==> inputs of trial 1 <==
==> flow/design.v <==
module ALU_STAGE (
  input clock_in,
  input [31:0] a_in,
  input [31:0] b_in,
  input [3:0] uop_in,
  output [31:0] result_out
);
reg [31:0] a_q;
reg [31:0] b_q;
reg [3:0] uop_q;
reg [31:0] result_q;
wire [31:0] alu_result;
ALU #(.DATA_WIDTH(32)) alu0 (
  .a_data_in(a_q),
  .b_data_in(b_q),
  .uop_in(uop_q),
  .result_out(alu_result)
);
always @(posedge clock_in) begin
  a_q <= a_in;
  b_q <= b_in;
  uop_q <= uop_in;
  result_q <= alu_result;
end
assign result_out = result_q;
endmodule

module ALU
  #(parameter DATA_WIDTH = 32)(
    input [DATA_WIDTH-1:0]  a_data_in,  
    input [DATA_WIDTH-1:0]  b_data_in,  
    input [3:0]             uop_in,
    output reg [DATA_WIDTH-1:0] result_out
);
always@(*) begin
  case(uop_in)
    4'b0000: result_out = a_data_in + b_data_in;
    4'b0001: result_out = a_data_in - b_data_in;
    4'b0010: result_out = a_data_in|b_data_in;
    4'b0011: result_out = a_data_in&b_data_in;
    4'b0100: result_out = a_data_in^b_data_in;
    4'b1000: result_out = a_data_in;
    4'b1001: result_out = b_data_in;
    4'b1010: result_out = ($signed(a_data_in)<$signed(b_data_in))?32'd1:32'd0;
    4'b1011: result_out = (a_data_in<b_data_in)?32'd1:32'd0;
    4'b1101: result_out = $signed(a_data_in) >>> b_data_in[4:0];
    4'b1110: result_out = a_data_in >> b_data_in[4:0];
    4'b1111: result_out = a_data_in << b_data_in[4:0];
    default: result_out = 32'h00000000;
  endcase
end
endmodule
==> flow/run.sh <==
#!/bin/bash
# the make line also repeats each setting of config.mk as NAME=value (left out here)
make -C /OpenROAD-flow-scripts/flow DESIGN_CONFIG=/design/flow/config.mk WORK_HOME=/design/flow/orfs CLKGATE_MAP_FILE= finish
==> flow/config.mk <==
export PLATFORM = sky130hd
export DESIGN_NAME = ALU_STAGE
export DESIGN_NICKNAME = ALU_STAGE
export VERILOG_FILES = /design/flow/design.v
export SDC_FILE = /design/flow/constraint.sdc
export NUM_CORES = 4
export LEC_CHECK = 0
export CAP_MARGIN = 20
export CELL_PAD_IN_SITES_GLOBAL_PLACEMENT = 2
export CORE_MARGIN = 2
export CORE_UTILIZATION = 40
export CTS_CLUSTER_DIAMETER = 375
export CTS_CLUSTER_SIZE = 98
export PLACE_DENSITY = 0.39
export SETUP_SLACK_MARGIN = -0.29
export SLEW_MARGIN = 20
==> flow/constraint.sdc <==
create_clock -name core_clock -period 4.0 [get_ports {clock_in}]
set_input_delay 0.8000 -clock core_clock [delete_from_list [all_inputs] [get_ports {clock_in}]]
set_output_delay 0.8000 -clock core_clock [all_outputs]
set_load 0.01 [all_outputs]
==> trial 96 (differences from trial 1) <==
Settings changed: ABC_AREA set to 0, CAP_MARGIN 20 to 35, CELL_PAD_IN_SITES_GLOBAL_PLACEMENT 2 to unset, CORE_UTILIZATION 40 to 61, CTS_CLUSTER_DIAMETER 375 to unset, CTS_CLUSTER_SIZE 98 to unset, HOLD_SLACK_MARGIN set to 0.3, MIN_ROUTING_LAYER set to met1, PLACE_DENSITY 0.39 to unset, SETUP_SLACK_MARGIN -0.29 to -0.13, TNS_END_PERCENT set to 45.
==> flow/constraint.sdc (replaced) <==
create_clock -name core_clock -period 2.14 [get_ports {clock_in}]
set_input_delay 0.4280 -clock core_clock [delete_from_list [all_inputs] [get_ports {clock_in}]]
set_output_delay 0.4280 -clock core_clock [all_outputs]
set_load 0.01 [all_outputs]
==> trial 30 (differences from trial 1) <==
Settings changed: CELL_PAD_IN_SITES_GLOBAL_PLACEMENT 2 to unset, CORE_UTILIZATION 40 to 71, CTS_CLUSTER_DIAMETER 375 to 28, CTS_CLUSTER_SIZE 98 to 87, HOLD_SLACK_MARGIN set to -0.08, PLACE_DENSITY 0.39 to unset, SETUP_SLACK_MARGIN -0.29 to 0.17, TNS_END_PERCENT set to 5.
==> flow/constraint.sdc (replaced) <==
create_clock -name core_clock -period 3.16 [get_ports {clock_in}]
set_input_delay 0.6320 -clock core_clock [delete_from_list [all_inputs] [get_ports {clock_in}]]
set_output_delay 0.6320 -clock core_clock [all_outputs]
set_load 0.01 [all_outputs]
==> results <==
|  | trial 96 | trial 30 | trial 1 |
|---|---|---|---|
| Capture instance of the worst register-to-register path | - | result_q[29]$_DFF_P_ | result_q[24]$_DFF_P_ |
| Cts bufs inserted | - | 9 | 9 |
| Final Hold Violation Tally | - | 0 | 0 |
| Power Clock | - | 1.13 mW | 0.922 mW |
| Comb pwr share | - | 44.5% | 41.0% |
| Data arrival time of the worst path | - | 3.54 ns | 3.97 ns |
| ClkCell Share | - | 2.206% | 2.293% |
| Run status | stopped before the end | finished with violations | timing/DRC/antenna clean |
| Failing step | 4_1_cts | - | - |
| Reasons for failing layout checks | - | setup timing | - |
| Launch point of the worst path | - | b_q[0]$_DFF_P_ | a_q[0]$_DFF_P_ |
| Worst Reg-to-Reg Cells | - | 10 | 13 |
| Crit end category | - | flip-flop | flip-flop |
| Cell row count | 48 | 45 | 60 |
| Number of cells on the critical path | - | 10 | 13 |
| Count of buffer and inverter cells on the critical path | - | 2 | 1 |
| Setup bufs post-CTS | - | 4 | 0 |
| Hold EP | - | result_q[21]$_DFF_P_ | result_q[3]$_DFF_P_ |
Power and IR drop assume default switching activity.
